==> design/flow/config.mk <==
export PLATFORM = sky130hd
export DESIGN_NAME = main
export DESIGN_NICKNAME = main
export VERILOG_FILES = /design/flow/design.v
export SDC_FILE = /design/flow/constraint.sdc
export NUM_CORES = 4
export LEC_CHECK = 0
export CAP_MARGIN = 20
export CORE_MARGIN = 2
export CORE_UTILIZATION = 68
export PLACE_DENSITY = 0.41
export SLEW_MARGIN = 20
==> design/flow/constraint.sdc <==
create_clock -name core_clock -period 3.09 [get_ports {clk}]
set_input_delay 0.6180 -clock core_clock [delete_from_list [all_inputs] [get_ports {clk}]]
set_output_delay 0.6180 -clock core_clock [all_outputs]
set_load 0.01 [all_outputs]
==> design/flow/design.v <==
`timescale 1ns/1ps
`default_nettype none
module adder_1(a, b, c_in, sum, c_out);
input wire a, b, c_in;
output logic sum, c_out;
logic sum0;
logic sum1;
logic carry0;
logic carry1;
always_comb begin
  sum0 = a ^ b;
  sum = sum0 ^ c_in;
  carry0 = a & b;
  carry1 = sum0 & c_in;
  c_out = carry1 | carry0; 
end
endmodule
`timescale 1ns/1ps
`default_nettype none
module eight_input_adder(neighbors, sum);
input  wire [7:0] neighbors;
output logic [3:0] sum;
logic s1, c1, s2, c2, s3, c3, c4, s4, c5, c6;
adder_1 FA1 (.a(neighbors[0]), .b(neighbors[1]), .c_in(neighbors[2]), .sum(s1), .c_out(c1));
adder_1 FA2 (.a(neighbors[3]), .b(neighbors[4]), .c_in(neighbors[5]), .sum(s2), .c_out(c2));
adder_1 FA3 (.a(s1), .b(s2), .c_in(neighbors[6]), .sum(s3), .c_out(c3));
adder_1 HA1 (.a(s3), .b(neighbors[7]), .c_in(1'b0), .sum(sum[0]), .c_out(c4));
adder_1 FA4 (.a(c1), .b(c2), .c_in(c3), .sum(s4), .c_out(c5));
adder_1 HA2 (.a(s4), .b(c4), .c_in(1'b0), .sum(sum[1]), .c_out(c6));
adder_1 HA3 (.a(c5), .b(c6), .c_in(1'b0), .sum(sum[2]), .c_out(sum[3]));
endmodule
module equality_comparator(a, b, out);
input wire [3:0] a;
input wire [3:0] b;
output logic out;
logic [3:0] xor_out;
always_comb begin
    xor_out = a ^ b;
    out = ~xor_out[0] & ~xor_out[1] & ~xor_out[2] & ~xor_out[3];
end
endmodule
`default_nettype none
`timescale 1ns/1ps
module conway_cell(clk, rst, ena, state_0, state_d, state_q, neighbors);
input wire clk;
input wire rst;
input wire ena;
input wire state_0;
output logic state_d;
output logic state_q;
input wire [7:0] neighbors;
logic [3:0] sum;
eight_input_adder eight_input_adder_inst (.neighbors(neighbors), .sum(sum));
logic three_neighbors;
logic two_neighbors;
logic two_or_three_neighbors;
equality_comparator two_neighbors_comparator (.a(sum), .b(4'b0010), .out(two_neighbors));
equality_comparator three_neighbors_comparator (.a(sum), .b(4'b0011), .out(three_neighbors));
always_comb begin
	two_or_three_neighbors = three_neighbors | two_neighbors;
	state_d = (~ state_q & three_neighbors) | (state_q & two_or_three_neighbors);
end
always_ff @(posedge clk) begin : delay
	state_q <= rst ? state_0 : (ena ? state_d : state_q);
end 
endmodule
`default_nettype none  
module main(clk, rst, ena, state_0, cells);
parameter N = 16;  
parameter M = N + 2;  
input wire clk;
input wire rst;
input wire ena;
input wire [N*N-1:0] state_0;
output logic [N*N-1:0] cells;
wire [M*M-1:0] bordered_cells_q;  
wire [M*M-1:0] bordered_cells_d;
logic [M*M-1:0] bordered_cells_0;  
function int cell_index(int i, int j);
  cell_index = M*j + i;
endfunction
generate
  genvar i;
  genvar j;
  for (i = 0; i < M; i = i + 1) begin : cells_x
    for (j = 0; j < M; j = j + 1) begin : cells_y
      if ( (i > 0) && (i < (M-1)) && (j > 0) && (j < (M-1)) ) begin
        assign bordered_cells_0[cell_index(i, j)] = state_0[N*(j-1) + (i-1)];
        conway_cell CELL(
          .clk(clk), .rst(rst), .ena(ena),
          .neighbors({
            bordered_cells_q[cell_index(i-1, j-1)],
            bordered_cells_q[cell_index(i-1, j  )],
            bordered_cells_q[cell_index(i-1, j+1)],
            bordered_cells_q[cell_index(i  , j+1)],
            bordered_cells_q[cell_index(i+1, j+1)],
            bordered_cells_q[cell_index(i+1, j  )],
            bordered_cells_q[cell_index(i+1, j-1)],
            bordered_cells_q[cell_index(i  , j-1)]
          }),
          .state_0(bordered_cells_0[cell_index(i, j)]),
          .state_d(bordered_cells_d[cell_index(i, j)]),
          .state_q(bordered_cells_q[cell_index(i, j)])
        );
      end else begin  
        assign bordered_cells_0[cell_index(i,j)] = 1'b0;
        assign bordered_cells_q[cell_index(i,j)] = bordered_cells_0[cell_index(i,j)];
        assign bordered_cells_d[cell_index(i,j)] = 0;
      end
    end
  end
  for (i = 0; i < N; i = i + 1) begin : unborder
    always_comb begin
        cells[N*(i+1)-1:N*i] = bordered_cells_q[M*(i+2)-2:M*(i+1)+1];
    end
  end
endgenerate
endmodule
`default_nettype wire  
==> design/flow/run.sh <==
#!/bin/bash
# the make line also repeats each setting of config.mk as NAME=value (left out here)
make -C /OpenROAD-flow-scripts/flow DESIGN_CONFIG=/design/flow/config.mk WORK_HOME=/design/flow/orfs CLKGATE_MAP_FILE= finish
==> CHANGELOG.md, run 1 <==
### Implementation results

* Port-buffer cells at between 500 and 600
* Synth area leader: fa_1
* Mux area share at 0
* Mapped Area at between 40000 and 50000 um^2
* Dpl hpwl at 95.5 mm
* Simple Share, Synth at 0.0840
* Yosys Chip Area at about 50000 um^2
* TritonCTS Buffers at 39
* Rows at 99
* Outcome: aborted with a tool error
* CTS Sinks at 256
* Synthesized instance count at 4978
* Post-Synthesis Mean Instance Area at about 10 um^2
* H-tree Lvls at 2
* Post-synthesis cell type count at 22
* Top_reg_cell synth: edfxtp_1
* Yosys warns at 4
* Die area at about 76000 um^2
* Die width at 275 um
* Ao+oa area frac at 0.0290
* #FFs+latches synth at ~260
* Synth cell count leaders: inv_1 (1738), fa_1 (900), ha_1 (779)
* Fp_density at 0.685
* Global placer's final weighted congestion at slightly below 0.9
* Dominant cell by count in the synthesized netlist: inv_1
* XOR/XNOR Area Share at 0
* Root Driver: clkbuf_16
* Main area contributors: fa_1 (36%), ha_1 (20%), edfxtp_1 (15%), inv_1 (13%), or4b_1 (4.4%)
* Register share after synthesis at 0.154
* CTS max path bufs at 3
* Synth Net Count at slightly below 7000
* DIE HEIGHT at 275 um
* Top-area cell share at 0.361
* Dominant comb cell: adder cells
* Fa+ha+maj area frac at 0.556
* Async set-or-reset flop fraction in the synthesized netlist at 0
* Post-synth EDFFs at 256
* Yosys Instances at around 5000
* Ports at ~520
* Failed at: global routing (5_1_grt)
* Core area at ~73000 um^2
## through the flow
step           area, um^2  cells  setup slack [ps]  hold WS, ps   util
3_5_place_dp        60400   6846              -299          699  0.829
2_1_floorplan       50700   4978              -169          649      -
3_3_place_gp        60400   6846              -167          669  0.829
4_1_cts             66000   7105              -213          500  0.906
## repair_timing
| item | CTS |
|---|---|
| endpoints found under the hold margin | 0 |
| buffers inserted | 195 |
| cloned | 3 |
| endpoints found under the setup margin | 198 |
| hold buffers | 0 |
| pin swaps | 697 |
| gates resized | 555 |
==> run 2, diff against run 1 <==
Settings changed: CAP_MARGIN 20 to 30, CTS_CLUSTER_DIAMETER set to 32, CTS_CLUSTER_SIZE set to 34, MAX_ROUTING_LAYER set to met4, MIN_ROUTING_LAYER set to met1, PLACE_DENSITY 0.41 to not set.
Clock period 3.09 ns to 3.24 ns, I/O delays scaled along.
==> CHANGELOG.md, run 2 <==
### Implementation results

* Outcome: aborted with a tool error
* Failed at: global routing (5_1_grt)
* Error: [ERROR GRT-0232] Routing congestion too high. Check the congestion heatmap in the GUI.
* Die area at around 76000 um^2
* Post-synthesis cell type count at 22
* Synth Net Count at just under 7000
* Yosys Instances at approximately 5000
* Root Driver: clkbuf_16
* Die width at 275 um
* Dominant comb cell: adder cells
* Dominant cell by count in the synthesized netlist: inv_1
* CTS Hold Bufs at 0
* #FFs+latches synth at about 260
* Fa+ha+maj area frac at 0.556
* Placed Area at 59300 um^2
* Total congestion overflow at roughly 100
* Simple Share, Synth at 0.0840
* Dpl ws at -176 ps
* Global placer's final weighted congestion at slightly above 0.9
* Yosys warns at 4
* DIE HEIGHT at roughly 270 um
* Mux area share at 0
* CTS max path bufs at 3
* Main area contributors: fa_1 (36%), ha_1 (20%), edfxtp_1 (15%), inv_1 (13%), or4b_1 (4.4%)
* Post-Synthesis Mean Instance Area at 10.0 um^2
* Yosys Chip Area at about 50000 um^2
* H-tree Lvls at 3
* Register share after synthesis at 0.154
* Dpl hpwl at roughly 100 mm
* Post-synth EDFFs at 256
* Synth area leader: fa_1
* Port-buffer cells at between 500 and 600
* Ports at slightly above 500
* Fp_density at 0.685
* Top_reg_cell synth: edfxtp_1
* Top-area cell share at 0.361
* XOR/XNOR Area Share at 0
* Ao+oa area frac at 0.0290
* Synth cell count leaders: inv_1 (1738), fa_1 (900), ha_1 (779)
* Rows at 99
* Core area at roughly 73000 um^2
* TritonCTS Buffers at roughly 100
* All-layer global routing usage at 0.760
* CTS Sinks at 256
* Mapped Area at about 50000 um^2
* Synthesized instance count at between 4000 and 5000
* Async set-or-reset flop fraction in the synthesized netlist at 0
## run 2: through the flow
stage          hold WS (ps)  TNS, ps  std cells
2_1_floorplan           649   -12770       4978
3_3_place_gp            689    -1460       6729
3_5_place_dp            700   -10490       6729
4_1_cts                 583    -4490       7133
## run 2: repair_timing
item                       4_1_cts
pin swaps                      700
resized                        662
setup endpoints to repair      192
setup buffers                  207
gates cloned                     7
## run 2: metal layers
layer,overflow,track usage
met1,0,0.714
met2,42,0.946
met3,0,0.549
met4,59,0.815
met5,-,-
==> run 3, diff against run 2 <==
Settings changed: CAP_MARGIN 30 to 20, CORE_UTILIZATION 68 to 70, CTS_CLUSTER_DIAMETER 32 to not set, CTS_CLUSTER_SIZE 34 to 42, HOLD_SLACK_MARGIN set to -0.1, MIN_ROUTING_LAYER met1 to not set, PLACE_DENSITY set to 0.65, SETUP_SLACK_MARGIN set to 0.94, SLEW_MARGIN 20 to 25.
Clock period 3.24 ns to 3.53 ns, I/O delays scaled along.
==> CHANGELOG.md, run 3 <==
### Physical design

* Hold Path Class: in -> reg
* Fillers at between 2000 and 3000
* Top-area cell share at 0.361
* Slew @ Worst Pin at 670 ps
* Hold Path Origin: rst
* Mapped Area at around 50000 um^2
* Log Warnings at about 97
* Placed Area at 57300 um^2
* Dominant cell by count in the synthesized netlist: inv_1
* Cell count after placement at 6476
* TritonRoute pass-1 iters at 6
* Max Clock Skew at between 15 and 20 ps
* Outcome: finished with violations
* CTS Sinks at roughly 260
* Residual DRC count at 0
* Slew HR at 0.554
* Core area at ~70000 um^2
* Hold Path Depth at 3
* Port-buffer cells at slightly above 500
* CTS Hold Bufs at 0
* DRT antenna net count at 0
* Number of global-route vias before repair at 41418
* Ao+oa area frac at 0.0290
* Critical path arrival at slightly above 4000 ps
* Setup TNS at -250 ps
* CP max stage delay at approximately 790 ps
* Ports at just over 500
* Post-Synthesis Mean Instance Area at about 10 um^2
* Post-synth EDFFs at roughly 260
* Late-Pin Clk Latency at 580 ps
* RSZ-0062 raised after global routing: true
* Via count at 39970
* Global placer's final weighted congestion at about 0.90
* Hold WS at 682 ps
* Rows at about 97
* Post-synthesis cell type count at 22
* WL/cell at about 23 um
* Critical path peak fanout at 3
* Worst Setup SP: cells_x[10].cells_y[12].genblk1.CELL.state_q
* CP delay by family, top: adder cells
* Simple Share, Synth at 0.0840
* Worst Path Buf+Inv at 3
* Dominant comb cell: adder cells
* Main area contributors: fa_1 (36%), ha_1 (20%), edfxtp_1 (15%), inv_1 (13%), or4b_1 (4.4%)
* Fp_density at 0.710
* Final setup fails at 4
* Register share after synthesis at 0.154
* Synthesis-to-layout area growth at 29.7%
* Die width at ~270 um
* Slowest CP cell: fa_1
* Reg2reg setup slack at -150 ps
* Layout check faults: setup timing
* Worst endpoint required time at between 3000 and 4000 ps
* Final nets at a little under 8000
* Non-filler cells, final at between 6000 and 7000
* Reg clk slew, reported paths at roughly 60 ps
* Reg2reg start: cells_x[10].cells_y[12].genblk1.CELL.state_q
* CP Capture Point: cells_x[11].cells_y[11].genblk1.CELL.state_q
* Dpl hpwl at around 98 mm
* Stages on worst setup path at 10
* Fa+ha+maj area frac at 0.556
* Critical path type: reg -> reg
* TritonCTS Buffers at 39
* First-pass GRT wire length at 215 mm
* Synth cell count leaders: inv_1 (1738), fa_1 (900), ha_1 (779)
* Crit path cell chain: buf_6 -> fa_1 -> inv_1 -> fa_2 -> fa_1 -> inv_1 -> ha_2 -> ha_4 -> or4b_4 -> o21ai_2
* H-tree Lvls at 2
* CTS tree: done
* DR vias/cell at around 5.7
* Top_reg_cell synth: edfxtp_1
* XOR/XNOR Area Share at 0
* Total congestion overflow at 0
* Antenna violations before repair at 25
* CTS max path bufs at 3
* Highest clock rate at around 270 MHz
* Die area at approximately 73000 um^2
* Initial drt markers at 3519
* Cell area after layout at 64700 um^2
* Yosys warns at 4
* Synth area leader: fa_1
* #FFs+latches synth at 256
* Largest net degree at the start of global routing at between 100 and 150
* Root Driver: clkbuf_16
* Yosys Chip Area at roughly 50000 um^2
* Crit path time final at about 3700 ps
* R2R Path End: cells_x[11].cells_y[11].genblk1.CELL.state_q
* Max-slew violation count at 0
* Async set-or-reset flop fraction in the synthesized netlist at 0
* MaxCap Viol Count at 0
* Final worst-path cycle share at 1.04
* Final Hold Fails at 0
* DIE HEIGHT at 271 um
* All-layer global routing usage at 0.389
* Setup crit start kind: flip-flop
* Synth Net Count at just under 7000
* Routed wire length at about 160 mm
* Crit path capture type: flip-flop
* R2R cell count at 10
* Final WS setup at -151 ps
* Yosys Instances at approximately 5000
* Synthesized instance count at between 4000 and 5000
* Hold-critical path endpoint: cells_x[12].cells_y[15].genblk1.CELL.state_q
* Mux area share at 0
## run 3: through the flow
stage	util	setup slack (ps)
after floorplan	-	183
after global placement	0.815	119
after detailed placement	0.815	3.39
after CTS	0.881	176
after global routing	0.921	-150
final	0.921	-151
## run 3: final cells by class
class | instances | area (um^2) | share of cell area
multi-input combinational | 2672 | 35900 | 0.554
tap | 940 | 1180 | 0.0182
inverter | 1738 | 6570 | 0.101
antenna | 30 | 75.1 | 0.00116
sequential | 256 | 7690 | 0.119
clock inverter | 10 | 38.8 | 0.000599
clock buffer | 53 | 1070 | 0.0165
timing repair buffer | 1283 | 12200 | 0.189
## run 3: per-layer routing
metal | vias up | wire length (um) | GRT usage
met5 | - | 0 | -
met4 | 0 | 14700 | 0.215
met2 | 2416 | 79500 | 0.649
li1 | 16774 | - | -
met3 | 968 | 12800 | 0.0622
met1 | 19812 | 52900 | 0.452
## run 3: timing repair
action                     4_1_cts  5_1_grt
buffers inserted               272      135
cloned                           5        1
pin swaps                      280      342
resized                        315      402
setup endpoints to repair      276      293
==> run 4, diff against run 3 <==
Settings changed: CAP_MARGIN 20 to 25, CORE_ASPECT_RATIO set to 0.73, CORE_MARGIN 2 to 4, CORE_UTILIZATION 70 to 30, CTS_CLUSTER_SIZE 42 to 54, GPL_ROUTABILITY_DRIVEN set to 1, HOLD_SLACK_MARGIN -0.1 to not set, MIN_ROUTING_LAYER set to met1, PLACE_DENSITY 0.65 to 0.6, SETUP_SLACK_MARGIN 0.94 to 0.26, SLEW_MARGIN 25 to 20, TNS_END_PERCENT set to 25.
Clock period 3.53 ns to 5.83 ns, I/O delays scaled along.
==> CHANGELOG.md, run 4 <==
### Physical design

* Final Hold Fails at 0
* TritonCTS Buffers at ~42
* CTS Hold Bufs at 0
* Worst endpoint required time at approximately 6300 ps
* Yosys warns at 4
* Mapped Area at 49900 um^2
* Log Warnings at 96
* R2R cell count at 9
* Reg2reg start: cells_x[10].cells_y[6].genblk1.CELL.state_q
* Outcome: no timing/DRC/antenna violations
* Simple Share, Synth at 0.0840
* Top_reg_cell synth: edfxtp_1
* Slew HR at 0.372
* Die width at roughly 490 um
* Hold Path Class: reg -> reg
* DRT antenna net count at 0
* Residual DRC count at 0
* RSZ-0062 raised after global routing: false
* Die area at around 170000 um^2
* Setup fix buffers added after clock tree synthesis at 0
* CP Capture Point: cells_x[10].cells_y[7].genblk1.CELL.state_q
* Routed wire length at ~140 mm
* Fa+ha+maj area frac at 0.556
* Critical path arrival at roughly 4300 ps
* Post-Synthesis Mean Instance Area at 10.0 um^2
* CTS tree: done
* XOR/XNOR Area Share at 0
* TritonRoute pass-1 iters at 8
* Max-slew violation count at 0
* Dominant cell by count in the synthesized netlist: inv_1
* Final worst-path cycle share at 0.651
* Ao+oa area frac at 0.0290
* Async set-or-reset flop fraction in the synthesized netlist at 0
* WL/cell at ~18 um
* Dpl hpwl at 113 mm
* Largest net degree at the start of global routing at about 160
* Rows at 127
* Crit path time final at between 3000 and 4000 ps
* Reg clk slew, reported paths at about 60 ps
* Initial drt markers at around 1500
* Fp_density at 0.303
* Critical path type: reg -> reg
* Port-buffer cells at between 500 and 600
* Synth cell count leaders: inv_1 (1738), fa_1 (900), ha_1 (779)
* Final nets at between 7000 and 8000
* Worst Setup SP: cells_x[10].cells_y[6].genblk1.CELL.state_q
* Core area at approximately 160000 um^2
* Fillers at approximately 17000
* Register share after synthesis at 0.154
* All-layer global routing usage at 0.169
* Number of global-route vias before repair at around 36000
* Worst Path Buf+Inv at 2
* FF+latch area at 7690 um^2
* Final setup fails at 0
* Total congestion overflow at 0
* CP delay by family, top: adder cells
* Crit path capture type: flip-flop
* Crit path cell chain: inv_1 -> fa_1 -> fa_1 -> fa_1 -> inv_1 -> ha_1 -> ha_1 -> or4b_1 -> o21ai_1
* Cts repair resizes at 0
* Highest clock rate at between 200 and 300 MHz
* Root Driver: clkbuf_16
* Antenna violations before repair at about 47
* CTS max path bufs at 3
* Global placer's final weighted congestion at 0.839
* Synth Net Count at a little under 7000
* DIE HEIGHT at 357 um
* Late-Pin Clk Latency at 640 ps
* Dominant comb cell: adder cells
* Synthesis-to-layout area growth at 14.8%
* CTS Sinks at 256
* Setup crit start kind: flip-flop
* Via count at ~33000
* Mux area share at 0
* Main area contributors: fa_1 (36%), ha_1 (20%), edfxtp_1 (15%), inv_1 (13%), or4b_1 (4.4%)
* Post-synth EDFFs at ~260
* Slowest CP cell: edfxtp_1
* Synth area leader: fa_1
* Hold-critical path endpoint: cells_x[16].cells_y[1].genblk1.CELL.state_q
* CP max stage delay at 860 ps
* Critical path peak fanout at 9
* R2R Path End: cells_x[10].cells_y[7].genblk1.CELL.state_q
* #FFs+latches synth at about 260
* Logic area at ~33000 um^2
* Ports at roughly 520
* Slew @ Worst Pin at between 900 and 1000 ps
* Max Clock Skew at around 36 ps
* Yosys Instances at 4978
* Hold Path Depth at 2
* DR vias/cell at 4.34
* MaxCap Viol Count at 0
* Setup TNS at 0 ps
* First-pass GRT wire length at around 220 mm
* Most used cell, CP: fa_1
* Top-area cell share at 0.361
* Reg2reg setup slack at 2040 ps
* Post-synthesis cell type count at 22
* H-tree Lvls at 2
* Hold Path Origin: cells_x[16].cells_y[1].genblk1.CELL.state_q
* Yosys Chip Area at ~50000 um^2
* Stages on worst setup path at 9
* Synthesized instance count at ~5000
[run 4: layout make-up]
class / count / area share
inverter: 1738 / 0.114
tap: 2193 / 0.0479
antenna: 34 / 0.00149
sequential: 256 / 0.134
multi-input combinational: 2672 / 0.583
clock inverter: 29 / 0.00716
timing repair buffer: 532 / 0.0931
clock buffer: 48 / 0.0191
[run 4: layer usage]
metal	share of wire	vias to the layer above	global-route usage
met5	0	-	-
met2	0.46	539	0.263
met4	0.040	0	0.0616
met3	0.068	165	0.0457
li1	-	15279	-
met1	0.43	16605	0.210
[run 4: metrics by stage]
step / utilization / hold WS [ps] / cells / cell area (um^2) / setup WS, ps
after floorplan: - / 649 / 4978 / 49900 / 602
after global placement: 0.338 / 690 / 7391 / 55700 / 2030
after detailed placement: 0.338 / 702 / 7391 / 55700 / 2000
after CTS: 0.347 / 718 / 7468 / 57200 / 1980
after global routing: 0.348 / 788 / 7497 / 57300 / 1780
final: 0.348 / 716 / 7502 / 57300 / 2040
==> run 5, diff against run 4 <==
Settings changed: ABC_AREA set to 1, CAP_MARGIN 25 to 20, CELL_PAD_IN_SITES_DETAIL_PLACEMENT set to 1, CELL_PAD_IN_SITES_GLOBAL_PLACEMENT set to 0, CORE_ASPECT_RATIO 0.73 to not set, CORE_MARGIN 4 to 9, CORE_UTILIZATION 30 to 34, CTS_CLUSTER_SIZE 54 to 70, GPL_ROUTABILITY_DRIVEN 1 to not set, MAX_ROUTING_LAYER met4 to not set, MIN_ROUTING_LAYER met1 to met2, PLACE_DENSITY 0.6 to 0.51, SETUP_SLACK_MARGIN 0.26 to 0.71, TNS_END_PERCENT 25 to not set.
Clock period 5.83 ns to 2.78 ns, I/O delays scaled along.
==> CHANGELOG.md, run 5 <==
### Physical design

* Outcome: finished with violations
* Layout check faults: setup timing
* Synthesized instance count at between 5000 and 6000
* Final WS setup at -273 ps
* Simple Share, Synth at 0.114
* CTS max path bufs at 3
* Synth cell count leaders: inv_1 (2209), fa_1 (900), ha_1 (779)
* Antenna violations before repair at 1
* Crit path capture type: flip-flop
* Total congestion overflow at 0
* R2R cell count at 11
* CTS tree: done
* Placed Area at 63700 um^2
* Cell area after layout at between 70000 and 80000 um^2
* Mapped Area at between 50000 and 60000 um^2
* Worst Setup SP: cells_x[12].cells_y[2].genblk1.CELL.state_q
* Final worst-path cycle share at 1.10
* TritonCTS Buffers at approximately 45
* Slowest CP cell: fa_1
* Mux area share at 0
* Non-filler cells, final at between 9000 and 10000
* CTS Sinks at about 260
* All-layer global routing usage at 0.286
* Setup crit start kind: flip-flop
* Hold Path Origin: rst
* CP Capture Point: cells_x[11].cells_y[3].genblk1.CELL.state_q
* Critical path type: reg -> reg
* Crit path time final at about 3100 ps
* RSZ-0062 raised after global routing: true
* Top-area cell share at 0.346
* Log Warnings at between 90 and 100
* Fa+ha+maj area frac at 0.533
* Stages on worst setup path at 11
* Die area at between 150000 and 200000 um^2
* Slew HR at 0.444
* Hold Path Depth at 3
* Port-buffer cells at 514
* MaxCap Viol Count at 0
* Hold-critical path endpoint: cells_x[4].cells_y[11].genblk1.CELL.state_q
* Largest net degree at the start of global routing at 124
* Final setup fails at approximately 200
* DRT antenna net count at 0
* Register share after synthesis at 0.148
* Crit path cell chain: buf_4 -> fa_1 -> inv_1 -> fa_2 -> fa_1 -> inv_1 -> ha_2 -> ha_4 -> nor2_1 -> nand3_1 -> nand2_1
* Yosys warns at 4
* Synthesis-to-layout area growth at 40.5%
* First-pass GRT wire length at 253 mm
* Number of global-route vias before repair at roughly 67000
* Worst endpoint required time at 3170 ps
* Worst Path Buf+Inv at 3
* Cell count after placement at between 8000 and 9000
* Dominant comb cell: adder cells
* Core area at about 150000 um^2
* Reg2reg start: cells_x[12].cells_y[2].genblk1.CELL.state_q
* Via count at around 55000
* Yosys Chip Area at between 50000 and 60000 um^2
* Main area contributors: fa_1 (35%), ha_1 (19%), inv_1 (16%), edfxtp_1 (15%), nand2_1 (5.5%)
* XOR/XNOR Area Share at 0
* Setup TNS at -30360 ps
* Ao+oa area frac at 0.000384
* Critical path arrival at 3450 ps
* Reg clk slew, reported paths at around 60 ps
* Synth area leader: fa_1
* Synth Net Count at between 7000 and 8000
* Fp_density at 0.343
* Dpl hpwl at 128 mm
* #FFs+latches synth at ~260
* Reg2reg setup slack at -270 ps
* WL/cell at 18.0 um
* Slew @ Worst Pin at about 830 ps
* TritonRoute pass-1 iters at 6
* Top_reg_cell synth: edfxtp_1
* Final nets at ~9000
* Post-synth EDFFs at roughly 260
* DIE HEIGHT at 409 um
* Residual DRC count at 0
* CP max stage delay at around 540 ps
* Die width at 409 um
* Final Hold Fails at 0
* Rows at roughly 140
* H-tree Lvls at 2
* Async set-or-reset flop fraction in the synthesized netlist at 0
* Critical path peak fanout at 4
* Late-Pin Clk Latency at roughly 650 ps
* Routed wire length at between 150 and 200 mm
* Post-synthesis cell type count at 12
* Max-slew violation count at 0
* Yosys Instances at between 5000 and 6000
* Highest clock rate at ~330 MHz
* Post-Synthesis Mean Instance Area at 8.74 um^2
* Global placer's final weighted congestion at 0.823
* Hold Path Class: in -> reg
* Max Clock Skew at 24.1 ps
* DR vias/cell at just under 6
* Dominant cell by count in the synthesized netlist: inv_1
* R2R Path End: cells_x[11].cells_y[3].genblk1.CELL.state_q
* Root Driver: clkbuf_16
* Ports at just over 500
* Hold WS at approximately 400 ps
* CP delay by family, top: adder cells
* Initial drt markers at a little over 6000
-- run 5: what timing repair did --
action / CTS / global route
setup endpoints to repair: 508 / 508
hold buffers: 0 / 0
pin swaps: 647 / 575
setup buffers: 174 / 142
gates resized: 703 / 645
-- run 5: final cells by class --
class / count / area, um^2
fill: 17377 / 78900
clock inverter: 15 / 126
timing repair buffer: 1517 / 14600
multi-input combinational: 3183 / 38500
sequential: 256 / 7690
tap: 2030 / 2540
inverter: 2209 / 8380
antenna: 33 / 82.6
clock buffer: 64 / 1220
-- run 5: stage by stage --
stage                     setup slack [ps]  utilization
after floorplan                       -445            -
after detailed placement              -255        0.419
final                                 -273        0.481
after global routing                  -433        0.481
after CTS                             -224        0.458
after global placement                -206        0.419
-- run 5: per-layer routing --
layer	vias up	track usage	routed length (um)
met5	-	0.0735	596
met4	18	0.0573	10600
met3	987	0.385	65800
met2	13889	0.341	90600
met1	21164	-	0
li1	19182	-	-
==> run 6, diff against run 5 <==
Settings changed: ABC_AREA 1 to not set, CELL_PAD_IN_SITES_DETAIL_PLACEMENT 1 to not set, CELL_PAD_IN_SITES_GLOBAL_PLACEMENT 0 to not set, CORE_MARGIN 9 to 2, CORE_UTILIZATION 34 to 70, CTS_CLUSTER_SIZE 70 to 37, HOLD_SLACK_MARGIN set to 0.29, MAX_ROUTING_LAYER set to met4, MIN_ROUTING_LAYER met2 to not set, PLACE_DENSITY 0.51 to 0.62, SETUP_SLACK_MARGIN 0.71 to -0.2, SLEW_MARGIN 20 to 35.
Clock period 2.78 ns to 3.1 ns, I/O delays scaled along.
==> CHANGELOG.md, run 6 <==
### Implementation results

* Rows at about 97
* Fa+ha+maj area frac at 0.556
* Mapped Area at 49900 um^2
* Top_reg_cell synth: edfxtp_1
* CTS Sinks at approximately 260
* DIE HEIGHT at 271 um
* Core area at between 70000 and 80000 um^2
* Die area at between 70000 and 80000 um^2
* CTS max path bufs at 3
* Post-synth EDFFs at 256
* Synthesized instance count at 4978
* Simple Share, Synth at 0.0840
* Dpl hpwl at 98.0 mm
* Yosys warns at 4
* Fp_density at 0.710
* Synth area leader: fa_1
* Synth Net Count at a little under 7000
* Die width at 271 um
* Async set-or-reset flop fraction in the synthesized netlist at 0
* Register share after synthesis at 0.154
* H-tree Lvls at 2
* Outcome: aborted with a tool error
* Port-buffer cells at just over 500
* Post-synthesis cell type count at 22
* Post-Synthesis Mean Instance Area at between 10 and 15 um^2
* Cell count after placement at roughly 7000
* TritonCTS Buffers at roughly 40
* Main area contributors: fa_1 (36%), ha_1 (20%), edfxtp_1 (15%), inv_1 (13%), or4b_1 (4.4%)
* Synth cell count leaders: inv_1 (1738), fa_1 (900), ha_1 (779)
* Dominant comb cell: adder cells
* Dominant cell by count in the synthesized netlist: inv_1
* Ports at a little over 500
* Mux area share at 0
* Root Driver: clkbuf_16
* #FFs+latches synth at 256
* XOR/XNOR Area Share at 0
* Yosys Instances at ~5000
* Global placer's final weighted congestion at 0.891
* Ao+oa area frac at 0.0290
* Top-area cell share at 0.361
* Failed at: global routing (5_1_grt)
* Yosys Chip Area at about 50000 um^2
* CTS Hold Bufs at 0
==> run 6: through the flow <==
step	setup slack (ps)	cell area [um^2]	utilization	hold slack, ps
after floorplan	-207	50000	-	649
after global placement	-228	59600	0.848	731
after detailed placement	-322	59600	0.848	734
after CTS	-303	62400	0.887	594
==> run 6: what timing repair did <==
item | 4_1_cts
endpoints found under the setup margin | 164
pin swaps | 152
gates resized | 234
setup buffers | 151
cloned | 3
==> run 7, diff against run 6 <==
Settings changed: CORE_ASPECT_RATIO set to 0.69, CORE_UTILIZATION 70 to 72, CTS_CLUSTER_DIAMETER set to 85, CTS_CLUSTER_SIZE 37 to not set, HOLD_SLACK_MARGIN 0.29 to not set, MAX_ROUTING_LAYER met4 to not set, PLACE_DENSITY 0.62 to not set, PLACE_DENSITY_LB_ADDON set to 0.0, SETUP_SLACK_MARGIN -0.2 to 0.53, SLEW_MARGIN 35 to 20.
Clock period 3.1 ns to 3.96 ns, I/O delays scaled along.
==> CHANGELOG.md, run 7 <==
### Physical design

* Async set-or-reset flop fraction in the synthesized netlist at 0
* Setup crit start kind: flip-flop
* Synthesized instance count at roughly 5000
* Global placer's final weighted congestion at between 0.8 and 0.9
* Register share after synthesis at 0.154
* Reg2reg start: cells_x[11].cells_y[10].genblk1.CELL.state_q
* Simple Share, Synth at 0.0840
* M1 WL at ~54 mm
* Worst endpoint required time at between 4000 and 5000 ps
* Highest clock rate at around 270 MHz
* Worst Path Buf+Inv at 4
* Critical path type: reg -> reg
* R2R Path End: cells_x[10].cells_y[10].genblk1.CELL.state_q
* Critical path arrival at 4150 ps
* Dominant comb cell: adder cells
* Crit path cell chain: buf_4 -> buf_6 -> fa_1 -> inv_1 -> fa_2 -> fa_1 -> inv_1 -> ha_1 -> ha_1 -> or4b_4 -> o21ai_2
* Number of global-route vias before repair at roughly 38000
* Met3 WL post-DR at between 15 and 20 mm
* Ao+oa area frac at 0.0290
* TritonRoute pass-1 iters at 8
* Synth cell count leaders: inv_1 (1738), fa_1 (900), ha_1 (779)
* Hold-critical path endpoint: cells_x[16].cells_y[1].genblk1.CELL.state_q
* Slowest CP cell: fa_1
* CTS Hold Bufs at 0
* WL/cell at 22.6 um
* H-tree Lvls at 2
* Total congestion overflow at 0
* DIE HEIGHT at approximately 220 um
* Cell count after placement at just over 6000
* XOR/XNOR Area Share at 0
* Final Hold Fails at 0
* CTS tree: done
* CTS max path bufs at 3
* Via count at around 39000
* Fp_density at 0.725
* Die area at 71500 um^2
* Non-filler cells, final at 6836
* Slew @ Worst Pin at around 860 ps
* Setup TNS at 0 ps
* Logic area at roughly 35000 um^2
* Synth area leader: fa_1
* MaxCap Viol Count at 0
* Post-Synthesis Mean Instance Area at approximately 10 um^2
* Slew HR at 0.425
* Hold Path Origin: cells_x[16].cells_y[1].genblk1.CELL.state_q
* Dominant cell by count in the synthesized netlist: inv_1
* Fillers at 2738
* Final worst-path cycle share at 0.937
* Mapped Area at ~50000 um^2
* FF+latch area at about 7700 um^2
* Residual DRC count at 0
* Worst Setup SP: cells_x[11].cells_y[10].genblk1.CELL.state_q
* DRT antenna net count at 0
* Dpl hpwl at about 93 mm
* Routed wire length at about 150 mm
* Synthesis-to-layout area growth at 25.5%
* Fa+ha+maj area frac at 0.556
* Critical path peak fanout at 3
* Initial drt markers at ~3600
* Yosys Chip Area at roughly 50000 um^2
* Main area contributors: fa_1 (36%), ha_1 (20%), edfxtp_1 (15%), inv_1 (13%), or4b_1 (4.4%)
* Reg2reg setup slack at ~250 ps
* Outcome: no timing/DRC/antenna violations
* Late-Pin Clk Latency at 590 ps
* Hold Path Class: reg -> reg
* Final nets at between 7000 and 8000
* Core area at roughly 69000 um^2
* Rows at roughly 80
* #FFs+latches synth at about 260
* All-layer global routing usage at 0.364
* Top layer used by detailed routing: met5
* First-pass GRT wire length at roughly 200 mm
* Largest net degree at the start of global routing at 171
* Mux area share at 0
* Synth Net Count at roughly 6900
* TritonCTS Buffers at 36
* Crit path time final at 3710 ps
* Hold Path Depth at 2
* CP Capture Point: cells_x[10].cells_y[10].genblk1.CELL.state_q
* CP max stage delay at ~600 ps
* Antenna violations before repair at 32
* RSZ-0062 raised after global routing: true
* Reg clk slew, reported paths at 60 ps
* Die width at about 320 um
* Stages on worst setup path at 11
* Yosys warns at 4
* Top-area cell share at 0.361
* Met2 wire len at ~73 mm
* CTS Sinks at about 260
* Max-slew violation count at 0
* Top_reg_cell synth: edfxtp_1
* R2R cell count at 11
* CP delay by family, top: adder cells
* Max Clock Skew at between 20 and 25 ps
* Final setup fails at 0
* Post-synth EDFFs at 256
* Log Warnings at 103
* Port-buffer cells at 514
* Post-synthesis cell type count at 22
* Crit path capture type: flip-flop
* DR vias/cell at around 5.8
* Ports at approximately 520
* Root Driver: clkbuf_16
* Yosys Instances at between 4000 and 5000
run 7: final cells by class:
cell class / count / share of cell area
antenna: 35 / 0.00140
clock buffer: 54 / 0.0158
clock inverter: 6 / 0.000379
inverter: 1738 / 0.104
multi-input combinational: 2672 / 0.556
sequential: 256 / 0.123
tap: 902 / 0.0180
timing repair buffer: 1173 / 0.182
run 7: metrics by stage:
stage / setup slack, ps / hold slack (ps) / area (um^2) / util
after CTS: 530 / 697 / 58900 / 0.856
after global placement: 376 / 662 / 54900 / 0.797
after floorplan: 527 / 649 / 49900 / -
after global routing: 235 / 761 / 62600 / 0.909
after detailed placement: 352 / 662 / 54900 / 0.797
final: 249 / 700 / 62700 / 0.910
run 7: timing repair:
item,4_1_cts,5_1_grt
pin swaps,1,368
setup buffers,336,190
endpoints found under the setup margin,188,188
endpoints found under the hold margin,0,0
cloned,0,7
gates resized,22,590
run 7: routing by layer:
layer	up-vias	GRT usage
met5	-	0
met4	10	0.129
met3	825	0.0774
met2	2485	0.587
met1	19475	0.494
li1	16545	-
==> run 8, diff against run 7 <==
Settings changed: CORE_ASPECT_RATIO 0.69 to 0.73, CORE_MARGIN 2 to 4, CORE_UTILIZATION 72 to 30, CTS_CLUSTER_DIAMETER 85 to not set, MAX_ROUTING_LAYER set to met4, MIN_ROUTING_LAYER set to met2, PLACE_DENSITY set to 0.6, PLACE_DENSITY_LB_ADDON 0.0 to not set, SETUP_SLACK_MARGIN 0.53 to not set.
Clock period 3.96 ns to 5.0 ns, I/O delays scaled along.
==> CHANGELOG.md, run 8 <==
### Physical design

* Outcome: no timing/DRC/antenna violations
* Final worst-path cycle share at 0.789
* Fa+ha+maj area frac at 0.556
* Critical path arrival at roughly 4400 ps
* Critical path type: reg -> reg
* Dpl ws at ~1100 ps
* Rows at 127
* Final setup fails at 0
* CTS tree: done
* Max-slew violation count at 0
* CP delay by family, top: adder cells
* Worst endpoint required time at 5470 ps
* CTS Hold Bufs at 0
* Worst Path Buf+Inv at 2
* Synth cell count leaders: inv_1 (1738), fa_1 (900), ha_1 (779)
* DIE HEIGHT at ~360 um
* Dpl hpwl at around 110 mm
* Setup fix buffers added after clock tree synthesis at 0
* Post-Synthesis Mean Instance Area at about 10 um^2
* Reg2reg setup slack at roughly 1100 ps
* WL/cell at approximately 19 um
* CP max stage delay at between 800 and 900 ps
* Reg clk slew, reported paths at around 60 ps
* Main area contributors: fa_1 (36%), ha_1 (20%), edfxtp_1 (15%), inv_1 (13%), or4b_1 (4.4%)
* Crit path cell chain: inv_1 -> fa_1 -> fa_1 -> fa_1 -> inv_1 -> ha_1 -> ha_1 -> or4b_1 -> o21ai_1
* R2R cell count at 9
* Via count at 45076
* Placed Area at ~56000 um^2
* Core area at around 160000 um^2
* Cell count after placement at approximately 7400
* Late-Pin Clk Latency at ~630 ps
* All-layer global routing usage at 0.268
* Crit path capture type: flip-flop
* Final WS setup at around 1100 ps
* Max Clock Skew at ~19 ps
* Initial drt markers at between 5000 and 6000
* Synth Net Count at roughly 6900
* Yosys Chip Area at about 50000 um^2
* Hold Path Origin: cells_x[16].cells_y[1].genblk1.CELL.state_q
* Synthesis-to-layout area growth at 14.5%
* CTS max path bufs at 3
* Hold-critical path endpoint: cells_x[16].cells_y[1].genblk1.CELL.state_q
* Crit path time final at 3940 ps
* Most used cell, CP: fa_1
* TritonCTS Buffers at roughly 40
* Root Driver: clkbuf_16
* Hold Path Class: reg -> reg
* Register share after synthesis at 0.154
* Top_reg_cell synth: edfxtp_1
* Final Hold Fails at 0
* Slew @ Worst Pin at ~1100 ps
* RSZ-0062 raised after global routing: false
* Dominant comb cell: adder cells
* Die width at between 400 and 500 um
* Log Warnings at between 90 and 100
* Critical path peak fanout at 9
* Post-synth EDFFs at 256
* MaxCap Viol Count at 0
* Port-buffer cells at between 500 and 600
* Worst Setup SP: cells_x[6].cells_y[11].genblk1.CELL.state_q
* Non-filler cells, final at about 7500
* Total congestion overflow at 0
* Setup TNS at 0 ps
* Post-synthesis cell type count at 22
* Stages on worst setup path at 9
* Slowest CP cell: edfxtp_1
* XOR/XNOR Area Share at 0
* Mapped Area at 49900 um^2
* Core Util, Final at 0.347
* First-pass GRT wire length at between 200 and 250 mm
* H-tree Lvls at 2
* Async set-or-reset flop fraction in the synthesized netlist at 0
* Cell area after layout at 57200 um^2
* DR vias/cell at about 6.0
* Highest clock rate at about 250 MHz
* Ao+oa area frac at 0.0290
* CTS Sinks at about 260
* Hold WS at between 700 and 800 ps
* Synth area leader: fa_1
* #FFs+latches synth at approximately 260
* DRT antenna net count at 0
* Routed wire length at around 150 mm
* Fillers at roughly 17000
* Die area at ~170000 um^2
* Largest net degree at the start of global routing at roughly 120
* Yosys Instances at between 4000 and 5000
* Number of global-route vias before repair at approximately 53000
* CP Capture Point: cells_x[5].cells_y[11].genblk1.CELL.state_q
* Antenna violations before repair at 4
* Slew HR at 0.262
* Final nets at just over 7000
* Reg2reg start: cells_x[6].cells_y[11].genblk1.CELL.state_q
* Yosys warns at 4
* Dominant cell by count in the synthesized netlist: inv_1
* TritonRoute pass-1 iters at 8
* Cts repair resizes at 0
* Synthesized instance count at 4978
* Mux area share at 0
* Top-area cell share at 0.361
* Ports at approximately 520
* R2R Path End: cells_x[5].cells_y[11].genblk1.CELL.state_q
* Residual DRC count at 0
* Setup crit start kind: flip-flop
* Simple Share, Synth at 0.0840
* Global placer's final weighted congestion at about 0.90
* Fp_density at 0.303
* Hold Path Depth at 2
## run 8: layout make-up
type	instances	area (um^2)	area share
Clock buffer	60	1140	0.0199
Sequential cell	256	7690	0.135
Timing Repair Buffer	537	5390	0.0942
Antenna cell	68	170	0.00298
Tap cell	2193	2740	0.0480
Inverter	1738	6520	0.114
Multi-Input combinational cell	2672	33400	0.584
Clock inverter	10	97.6	0.00171
## run 8: routing by layer
| metal | global-route usage | wire, um | up-vias |
|---|---|---|---|
| li1 | - | - | 15266 |
| met3 | 0.385 | 63300 | 770 |
| met4 | 0.0304 | 8660 | 0 |
| met2 | 0.289 | 73600 | 11755 |
| met5 | - | 0 | - |
| met1 | - | 0 | 17285 |
==> run 9, diff against run 8 <==
Settings changed: CAP_MARGIN 20 to 25, CELL_PAD_IN_SITES_DETAIL_PLACEMENT set to 1, CORE_ASPECT_RATIO 0.73 to 0.53, CTS_CLUSTER_SIZE set to 54, GPL_ROUTABILITY_DRIVEN set to 0, MAX_ROUTING_LAYER met4 to met5, MIN_ROUTING_LAYER met2 to met1, SETUP_SLACK_MARGIN set to 0.26, TNS_END_PERCENT set to 25.
Clock period 5.0 ns to 5.83 ns, I/O delays scaled along.
==> CHANGELOG.md, run 9 <==
### Physical design

* Outcome: no timing/DRC/antenna violations
* WL/cell at a little under 20 um
* CP max stage delay at 670 ps
* Register share after synthesis at 0.154
* Core Util, Final at 0.346
* Setup crit start kind: flip-flop
* Worst Setup SP: cells_x[6].cells_y[2].genblk1.CELL.state_q
* Synth Net Count at ~6900
* Final WS setup at between 2000 and 2500 ps
* CTS tree: done
* Mapped Area at around 50000 um^2
* H-tree Lvls at 2
* Hold WS at between 700 and 800 ps
* Root Driver: clkbuf_16
* Reg2reg start: cells_x[6].cells_y[2].genblk1.CELL.state_q
* XOR/XNOR Area Share at 0
* CP Capture Point: cells_x[5].cells_y[2].genblk1.CELL.state_q
* R2R Path End: cells_x[5].cells_y[2].genblk1.CELL.state_q
* Setup TNS at 0 ps
* CP delay by family, top: adder cells
* #FFs+latches synth at approximately 260
* Slew HR at 0.416
* Top-area cell share at 0.361
* Slew @ Worst Pin at about 880 ps
* CTS Hold Bufs at 0
* Setup fix buffers added after clock tree synthesis at 0
* Critical path peak fanout at 6
* Slowest CP cell: edfxtp_1
* Async set-or-reset flop fraction in the synthesized netlist at 0
* Placed Area at approximately 56000 um^2
* CTS max path bufs at 3
* Critical path type: reg -> reg
* Final nets at ~7200
* Log Warnings at roughly 97
* DR vias/cell at 4.48
* Non-filler cells, final at approximately 7500
* Number of global-route vias before repair at around 40000
* Cts repair resizes at 0
* Fa+ha+maj area frac at 0.556
* Die width at roughly 570 um
* Worst Path Buf+Inv at 2
* Met2 usage at 0.292
* Dominant cell by count in the synthesized netlist: inv_1
* Hold Path Origin: cells_x[16].cells_y[1].genblk1.CELL.state_q
* Final Hold Fails at 0
* Synth cell count leaders: inv_1 (1738), fa_1 (900), ha_1 (779)
* Reg clk slew, reported paths at 70 ps
* Initial drt markers at about 1500
* Synth area leader: fa_1
* Max Clock Skew at ~24 ps
* Mux area share at 0
* Dominant comb cell: adder cells
* MaxCap Viol Count at 0
* CTS Sinks at 256
* Top_reg_cell synth: edfxtp_1
* Die area at between 150000 and 200000 um^2
* Via count at ~34000
* DIE HEIGHT at 305 um
* Post-synthesis cell type count at 22
* Post-synth EDFFs at 256
* Largest net degree at the start of global routing at ~140
* Most used cell, CP: fa_1
* Hold Path Class: reg -> reg
* Yosys Instances at 4978
* Cell count after placement at 7400
* Most Crowded Layer GR: met2
* Antenna violations before repair at 24
* Port-buffer cells at just over 500
* Ports at 515
* Final setup fails at 0
* GR Util met1 at 0.227
* Crit path cell chain: inv_1 -> fa_1 -> fa_1 -> fa_1 -> inv_1 -> ha_1 -> ha_1 -> or4b_1 -> o21ai_1
* Core area at 164000 um^2
* Total congestion overflow at 0
* Hold-critical path endpoint: cells_x[16].cells_y[1].genblk1.CELL.state_q
* Yosys Chip Area at about 50000 um^2
* Residual DRC count at 0
* Critical path arrival at roughly 4200 ps
* Post-Synthesis Mean Instance Area at around 10 um^2
* Reg2reg setup slack at 2030 ps
* Yosys warns at 4
* Fillers at between 15000 and 20000
* Crit path time final at around 3800 ps
* Max-slew violation count at 0
* Late-Pin Clk Latency at approximately 590 ps
* All-layer global routing usage at 0.172
* Rows at about 110
* Routed wire length at about 150 mm
* Crit path capture type: flip-flop
* Ao+oa area frac at 0.0290
* Dpl hpwl at 118 mm
* TritonCTS Buffers at 39
* Final worst-path cycle share at 0.652
* Dpl ws at 2000 ps
* Worst endpoint required time at between 6000 and 7000 ps
* DRT antenna net count at 0
* R2R cell count at 9
* Hold Path Depth at 2
* Main area contributors: fa_1 (36%), ha_1 (20%), edfxtp_1 (15%), inv_1 (13%), or4b_1 (4.4%)
* Highest clock rate at between 200 and 300 MHz
* First-pass GRT wire length at 233 mm
* TritonRoute pass-1 iters at 5
* Synthesis-to-layout area growth at 14.1%
* GR Util met3 at 0.0365
* Synthesized instance count at between 4000 and 5000
* Fp_density at 0.304
* RSZ-0062 raised after global routing: false
* Stages on worst setup path at 9
* Cell area after layout at approximately 57000 um^2
* Simple Share, Synth at 0.0840
run 9: routing by layer:
metal,part of all wire,vias up
li1,-,15221
met1,0.45,17597
met2,0.48,527
met3,0.051,174
met4,0.022,18
met5,0.00086,-
run 9: cell type report:
| class | instances | area [um^2] | share of cell area |
|---|---|---|---|
| Antenna cell | 9 | 22.5 | 0.000395 |
| Clock buffer | 51 | 1020 | 0.0179 |
| Clock inverter | 18 | 160 | 0.00281 |
| Sequential cell | 256 | 7690 | 0.135 |
| Tap cell | 2200 | 2750 | 0.0483 |
| Timing Repair Buffer | 534 | 5380 | 0.0944 |
| Multi-Input combinational cell | 2672 | 33400 | 0.587 |
| Inverter | 1738 | 6520 | 0.115 |
==> run 10, diff against run 9 <==
Settings changed: CAP_MARGIN 25 to 30, CELL_PAD_IN_SITES_DETAIL_PLACEMENT 1 to not set, CORE_ASPECT_RATIO 0.53 to not set, CORE_MARGIN 4 to 2, CORE_UTILIZATION 30 to 57, CTS_CLUSTER_DIAMETER set to 68, CTS_CLUSTER_SIZE 54 to 34, GPL_ROUTABILITY_DRIVEN 0 to not set, MAX_ROUTING_LAYER met5 to not set, PLACE_DENSITY 0.6 to not set, PLACE_DENSITY_LB_ADDON set to 0.07, SETUP_SLACK_MARGIN 0.26 to not set, TNS_END_PERCENT 25 to not set.
Clock period 5.83 ns to 2.23 ns, I/O delays scaled along.
==> CHANGELOG.md, run 10 <==
### Physical design

* Slew HR at 0.743
* Critical path peak fanout at 4
* Layout check faults: setup timing
* CTS max path bufs at 3
* Rows at 108
* #FFs+latches synth at 256
* Final worst-path cycle share at 1.50
* Final setup fails at 383
* Worst Path Buf+Inv at 4
* Synth Net Count at between 6000 and 7000
* Synthesized instance count at 4978
* Synth cell count leaders: inv_1 (1738), fa_1 (900), ha_1 (779)
* XOR/XNOR Area Share at 0
* Dpl hpwl at between 90 and 100 mm
* Max Clock Skew at between 20 and 25 ps
* Root Driver: clkbuf_16
* Late-Pin Clk Latency at around 600 ps
* Simple Share, Synth at 0.0840
* Hold Path Depth at 3
* Port-buffer cells at between 500 and 600
* Non-filler cells, final at around 7300
* Antenna violations before repair at 22
* Hold-critical path endpoint: cells_x[10].cells_y[8].genblk1.CELL.state_q
* Async set-or-reset flop fraction in the synthesized netlist at 0
* R2R cell count at 11
* Main area contributors: fa_1 (36%), ha_1 (20%), edfxtp_1 (15%), inv_1 (13%), or4b_1 (4.4%)
* DR vias/cell at around 4.9
* TritonRoute pass-1 iters at 5
* CTS tree: done
* Worst Setup SP: cells_x[11].cells_y[8].genblk1.CELL.state_q
* Top_reg_cell synth: edfxtp_1
* Ports at ~520
* Dominant cell by count in the synthesized netlist: inv_1
* Stages on worst setup path at 11
* Post-synth EDFFs at 256
* All-layer global routing usage at 0.274
* Yosys warns at 4
* Final Hold Fails at 0
* Total congestion overflow at 0
* Reg2reg start: cells_x[11].cells_y[8].genblk1.CELL.state_q
* Yosys Chip Area at about 50000 um^2
* Post-synthesis cell type count at 22
* Routed wire length at approximately 120 mm
* Setup crit start kind: flip-flop
* Hold WS at ~370 ps
* Dpl ws at -1090 ps
* MaxCap Viol Count at 0
* Yosys Instances at roughly 5000
* CP Capture Point: cells_x[12].cells_y[7].genblk1.CELL.state_q
* CP max stage delay at between 500 and 600 ps
* Log Warnings at 91
* R2R Path End: cells_x[12].cells_y[7].genblk1.CELL.state_q
* DIE HEIGHT at 300 um
* Highest clock rate at about 300 MHz
* Final nets at 8070
* Die width at ~300 um
* Slowest CP cell: fa_1
* Mapped Area at between 40000 and 50000 um^2
* Largest net degree at the start of global routing at about 64
* Core area at 86800 um^2
* Max-slew violation count at 0
* TritonCTS Buffers at between 40 and 50
* Crit path cell chain: buf_4 -> buf_6 -> fa_1 -> inv_1 -> fa_2 -> fa_1 -> inv_1 -> ha_1 -> ha_1 -> or4b_1 -> o21ai_1
* Met2 usage at 0.470
* Hold Path Class: in -> reg
* First-pass GRT wire length at between 150 and 200 mm
* Worst endpoint required time at roughly 2700 ps
* H-tree Lvls at 2
* Die area at 90000 um^2
* Number of global-route vias before repair at between 30000 and 40000
* GR Util met1 at 0.353
* DRT antenna net count at 0
* Crit path capture type: flip-flop
* Ao+oa area frac at 0.0290
* Top-area cell share at 0.361
* Final WS setup at -1110 ps
* CTS Hold Bufs at 0
* Mux area share at 0
* CP delay by family, top: adder cells
* Via count at between 30000 and 40000
* Reg2reg setup slack at -1110 ps
* WL/cell at 16.4 um
* Post-Synthesis Mean Instance Area at about 10 um^2
* Global placer's final weighted congestion at 0.842
* Outcome: finished with violations
* Critical path type: reg -> reg
* Fp_density at 0.575
* Fa+ha+maj area frac at 0.556
* RSZ-0062 raised after global routing: true
* Critical path arrival at between 3000 and 4000 ps
* Synthesis-to-layout area growth at 33.5%
* CTS Sinks at 256
* Slew @ Worst Pin at roughly 380 ps
* Hold Path Origin: rst
* Synth area leader: fa_1
* Cell count after placement at around 7100
* Initial drt markers at approximately 1300
* Register share after synthesis at 0.154
* Residual DRC count at 0
* GR Util met3 at 0.0523
* Dominant comb cell: adder cells
* Reg clk slew, reported paths at ~50 ps
* Crit path time final at ~3300 ps
* Most Crowded Layer GR: met2
-- run 10: area by class of cell --
cell class,count,area [um^2]
clock buffers,48,1140
diodes,12,30.0
inverters,1738,6540
fillers,5824,20100
clock inverters,36,377
repair buffers,1419,13200
well taps,1155,1450
multi-input cells,2672,36300
flip-flops and latches,256,7690
-- run 10: timing repair --
action,in CTS,in global routing
endpoints found under the hold margin,0,0
endpoints found under the setup margin,407,441
setup buffers,97,78
gates resized,264,331
pin swaps,341,306
cloned,0,1
-- run 10: metrics by stage --
step / area, um^2 / utilization / setup TNS [ps]
2_1_floorplan: 50800 / - / -420960
3_3_place_gp: 61000 / 0.703 / -216170
3_5_place_dp: 61000 / 0.703 / -226990
4_1_cts: 64600 / 0.744 / -241630
5_1_grt: 66600 / 0.768 / -274510
6_report: 66700 / 0.768 / -234880
-- run 10: layer usage --
metal	wire, um	vias to the layer above
li1	-	17081
met1	48600	18033
met2	60800	640
met3	6830	201
met4	3700	20
met5	115	-
==> run 11, diff against run 10 <==
Settings changed: CORE_UTILIZATION 57 to 65, PLACE_DENSITY_LB_ADDON 0.07 to not set.
Clock period 2.23 ns to 3.24 ns, I/O delays scaled along.
==> CHANGELOG.md, run 11 <==
### Physical design

* Outcome: finished with violations
* Layout check faults: setup timing
* Hold Path Origin: rst
* Synth area leader: fa_1
* DR vias/cell at ~5.4
* Hold Path Class: in -> reg
* Slew HR at 0.616
* R2R Path End: cells_x[11].cells_y[12].genblk1.CELL.state_q
* Fillers at 3225
* Setup crit start kind: flip-flop
* Yosys Chip Area at 49900 um^2
* Slowest CP cell: fa_1
* CP Capture Point: cells_x[11].cells_y[12].genblk1.CELL.state_q
* Fp_density at 0.657
* Post-synthesis cell type count at 22
* First-pass GRT wire length at approximately 220 mm
* Hold-critical path endpoint: cells_x[12].cells_y[10].genblk1.CELL.state_q
* Late-Pin Clk Latency at 610 ps
* Cell count after placement at between 6000 and 7000
* Yosys warns at 4
* WL/cell at 20.7 um
* Die width at around 280 um
* CTS Sinks at 256
* Final worst-path cycle share at 1.09
* Max-slew violation count at 0
* CTS tree: done
* Simple Share, Synth at 0.0840
* Highest clock rate at 282 MHz
* Antenna violations before repair at 28
* Log Warnings at 99
* Total congestion overflow at 0
* Post-Synthesis Mean Instance Area at around 10 um^2
* Number of global-route vias before repair at ~41000
* CP max stage delay at ~570 ps
* Post-synth EDFFs at approximately 260
* Hold WS at about 640 ps
* Synth Net Count at between 6000 and 7000
* Port-buffer cells at slightly above 500
* Crit path capture type: flip-flop
* Stages on worst setup path at 11
* Residual DRC count at 0
* Synthesized instance count at approximately 5000
* Reg2reg setup slack at -300 ps
* #FFs+latches synth at about 260
* Root Driver: clkbuf_16
* Critical path arrival at ~4000 ps
* Ao+oa area frac at 0.0290
* Mapped Area at around 50000 um^2
* Dpl hpwl at between 100 and 150 mm
* Main area contributors: fa_1 (36%), ha_1 (20%), edfxtp_1 (15%), inv_1 (13%), or4b_1 (4.4%)
* Reg2reg start: cells_x[11].cells_y[11].genblk1.CELL.state_q
* FF+latch area at 7690 um^2
* Hold Path Depth at 3
* Fa+ha+maj area frac at 0.556
* Rows at around 100
* Routed wire length at roughly 150 mm
* RSZ-0062 raised after global routing: true
* TritonRoute pass-1 iters at 5
* Worst Path Buf+Inv at 4
* MaxCap Viol Count at 0
* Final Hold Fails at 0
* XOR/XNOR Area Share at 0
* Logic area at roughly 37000 um^2
* CTS max path bufs at 3
* Yosys Instances at between 4000 and 5000
* Die area at 79000 um^2
* Largest net degree at the start of global routing at approximately 110
* Register share after synthesis at 0.154
* R2R cell count at 11
* Worst Setup SP: cells_x[11].cells_y[11].genblk1.CELL.state_q
* Ports at a little over 500
* Async set-or-reset flop fraction in the synthesized netlist at 0
* Non-filler cells, final at 7237
* Global placer's final weighted congestion at slightly below 0.9
* Synthesis-to-layout area growth at 36.7%
* Via count at 39019
* Crit path cell chain: buf_6 -> buf_6 -> fa_1 -> inv_2 -> fa_2 -> fa_1 -> inv_1 -> ha_2 -> ha_4 -> or4b_4 -> o21ai_2
* Max Clock Skew at between 15 and 20 ps
* Critical path peak fanout at 3
* All-layer global routing usage at 0.354
* CP delay by family, top: adder cells
* Worst endpoint required time at 3690 ps
* Initial drt markers at ~2200
* Slew @ Worst Pin at between 500 and 600 ps
* DRT antenna net count at 0
* Dominant cell by count in the synthesized netlist: inv_1
* Setup TNS at -10280 ps
* DIE HEIGHT at 281 um
* Final setup fails at 154
* Critical path type: reg -> reg
* Top_reg_cell synth: edfxtp_1
* Final WS setup at -302 ps
* Reg clk slew, reported paths at 70 ps
* H-tree Lvls at 2
* Final nets at a little over 8000
* Top-area cell share at 0.361
* Mux area share at 0
* Core area at ~76000 um^2
* Dominant comb cell: adder cells
* Crit path time final at around 3500 ps
* Synth cell count leaders: inv_1 (1738), fa_1 (900), ha_1 (779)
* TritonCTS Buffers at about 43
run 11: per-layer routing:
layer,track usage,up-vias,routed length [um]
met4,0.183,10,10600
li1,-,17093,-
met2,0.620,1464,77100
met3,0.0609,627,10100
met1,0.417,19825,52200
met5,0,-,68
run 11: timing repair:
action,in CTS,in global routing
pin swaps,649,691
setup endpoints to repair,195,202
gates resized,590,549
cloned,3,1
setup buffers,199,141
hold buffers,0,0
run 11: final cells by class:
type	count	share of cell area
tap	1030	0.0189
clock buffer	50	0.0162
multi-input combinational	2672	0.546
sequential	256	0.113
timing repair buffer	1432	0.205
antenna	29	0.00106
inverter	1738	0.0963
clock inverter	30	0.00458
run 11: stage by stage:
| step | instance area, um^2 | util | worst slack (ps) |
|---|---|---|---|
| finish | 68200 | 0.898 | -302 |
| global route | 68200 | 0.898 | -357 |
| CTS | 65100 | 0.857 | -90.7 |
| detailed placement | 59500 | 0.783 | -197 |
| global placement | 59500 | 0.783 | -116 |
| floorplan | 50300 | - | -49.1 |
==> run 12, diff against run 11 <==
Settings changed: CAP_MARGIN 30 to 20, CORE_UTILIZATION 65 to 72, CTS_CLUSTER_DIAMETER 68 to 400, CTS_CLUSTER_SIZE 34 to not set, MIN_ROUTING_LAYER met1 to not set, PLACE_DENSITY set to 0.43, TNS_END_PERCENT set to 10.
Clock period 3.24 ns to 2.81 ns, I/O delays scaled along.
==> CHANGELOG.md, run 12 <==
### Physical design

* Outcome: finished with violations
* Layout check faults: setup timing
* Max-slew violation count at 0
* Late-Pin Clk Latency at approximately 600 ps
* Yosys warns at 4
* Worst endpoint required time at approximately 3300 ps
* Post-synthesis cell type count at 22
* Hold Path Origin: rst
* CP delay by family, top: adder cells
* Die area at around 71000 um^2
* R2R Path End: cells_x[10].cells_y[10].genblk1.CELL.state_q
* Synth Net Count at 6916
* Dominant comb cell: adder cells
* Port-buffer cells at ~510
* Hold-critical path endpoint: cells_x[16].cells_y[6].genblk1.CELL.state_q
* Fa+ha+maj area frac at 0.556
* Top_reg_cell synth: edfxtp_1
* Number of global-route vias before repair at 43277
* Via count at about 44000
* Fp_density at 0.728
* CTS tree: done
* Hold Path Depth at 3
* Max Clock Skew at approximately 26 ps
* R2R cell count at 10
* Final WS setup at -1330 ps
* CTS Sinks at around 260
* Log Warnings at roughly 94
* Residual DRC count at 0
* Antenna violations before repair at 37
* CP max stage delay at 770 ps
* Final Hold Fails at 0
* CTS max path bufs at 3
* DR vias/cell at just over 6
* Worst Path Buf+Inv at 3
* Setup crit start kind: flip-flop
* TritonCTS Buffers at 38
* Critical path type: reg -> reg
* Slowest CP cell: fa_1
* Synthesized instance count at ~5000
* Async set-or-reset flop fraction in the synthesized netlist at 0
* Reg2reg start: cells_x[11].cells_y[9].genblk1.CELL.state_q
* MaxCap Viol Count at 0
* Yosys Instances at 4978
* Core area at about 70000 um^2
* Setup TNS at -134310 ps
* Cell area after layout at 64400 um^2
* Initial drt markers at a little under 5000
* Slew HR at 0.468
* Synth area leader: fa_1
* Routed wire length at between 150 and 200 mm
* WL/cell at approximately 27 um
* Final worst-path cycle share at 1.47
* XOR/XNOR Area Share at 0
* Total congestion overflow at 0
* Simple Share, Synth at 0.0840
* FF+latch area at ~7700 um^2
* Logic area at around 35000 um^2
* TritonRoute pass-1 iters at 8
* Ao+oa area frac at 0.0290
* Die width at roughly 270 um
* Final setup fails at around 240
* Synthesis-to-layout area growth at 29.1%
* Worst Setup SP: cells_x[11].cells_y[9].genblk1.CELL.state_q
* DIE HEIGHT at approximately 270 um
* Final nets at ~8000
* Global placer's final weighted congestion at around 0.9
* Mux area share at 0
* Root Driver: clkbuf_16
* CP Capture Point: cells_x[10].cells_y[10].genblk1.CELL.state_q
* Slew @ Worst Pin at roughly 800 ps
* Critical path arrival at around 4600 ps
* Most used cell, CP: fa_1
* Highest clock rate at around 240 MHz
* Core Util, Final at 0.939
* Stages on worst setup path at 10
* Mapped Area at 49900 um^2
* Reg2reg setup slack at -1330 ps
* Rows at about 96
* Top-area cell share at 0.361
* Main area contributors: fa_1 (36%), ha_1 (20%), edfxtp_1 (15%), inv_1 (13%), or4b_1 (4.4%)
* Post-synth EDFFs at between 200 and 300
* Yosys Chip Area at roughly 50000 um^2
* Critical path peak fanout at 3
* Placed Area at roughly 60000 um^2
* Post-Synthesis Mean Instance Area at 10.0 um^2
* RSZ-0062 raised after global routing: true
* Dpl hpwl at roughly 100 mm
* Largest net degree at the start of global routing at roughly 86
* Fillers at between 2000 and 2500
* Synth cell count leaders: inv_1 (1738), fa_1 (900), ha_1 (779)
* Crit path time final at 4140 ps
* Register share after synthesis at 0.154
* Ports at approximately 500
* DRT antenna net count at 0
* #FFs+latches synth at between 200 and 300
* Crit path cell chain: buf_4 -> fa_1 -> inv_1 -> fa_1 -> fa_1 -> inv_1 -> ha_1 -> ha_1 -> or4b_4 -> o21ai_2
* H-tree Lvls at 2
* Hold WS at ~560 ps
* First-pass GRT wire length at 221 mm
* Dominant cell by count in the synthesized netlist: inv_1
* All-layer global routing usage at 0.402
* Reg clk slew, reported paths at 60 ps
* Crit path capture type: flip-flop
* Hold Path Class: in -> reg
## run 12: through the flow
stage,setup slack (ps),cells
2_1_floorplan,-430,4978
3_3_place_gp,-516,6831
3_5_place_dp,-618,6831
4_1_cts,-545,6960
5_1_grt,-1300,7050
6_report,-1330,7064
## run 12: final cells by class
| type | instances | area share |
|---|---|---|
| repair buffers | 1365 | 0.196 |
| inverters | 1738 | 0.102 |
| well taps | 931 | 0.0181 |
| flip-flops and latches | 256 | 0.119 |
| clock buffers | 57 | 0.0169 |
| clock inverters | 10 | 0.00105 |
| diodes | 35 | 0.00136 |
| multi-input cells | 2672 | 0.545 |
## run 12: metal layers
layer | track usage | vias up | part of all wire | wire [um]
met3 | 0.0711 | 1817 | 0.14 | 26000
met4 | 0.257 | 30 | 0.12 | 23300
met1 | 0.462 | 20999 | 0.29 | 55500
met5 | 0 | - | 0.0027 | 514
li1 | - | 16946 | - | -
met2 | 0.696 | 4026 | 0.45 | 85900
## run 12: timing repair
item | 4_1_cts | 5_1_grt
resized | 164 | 353
hold endpoints to repair | 0 | 0
hold buffers | 0 | 0
pin swaps | 186 | 234
gates cloned | 1 | 0
setup buffers | 61 | 71
endpoints found under the setup margin | 224 | 231
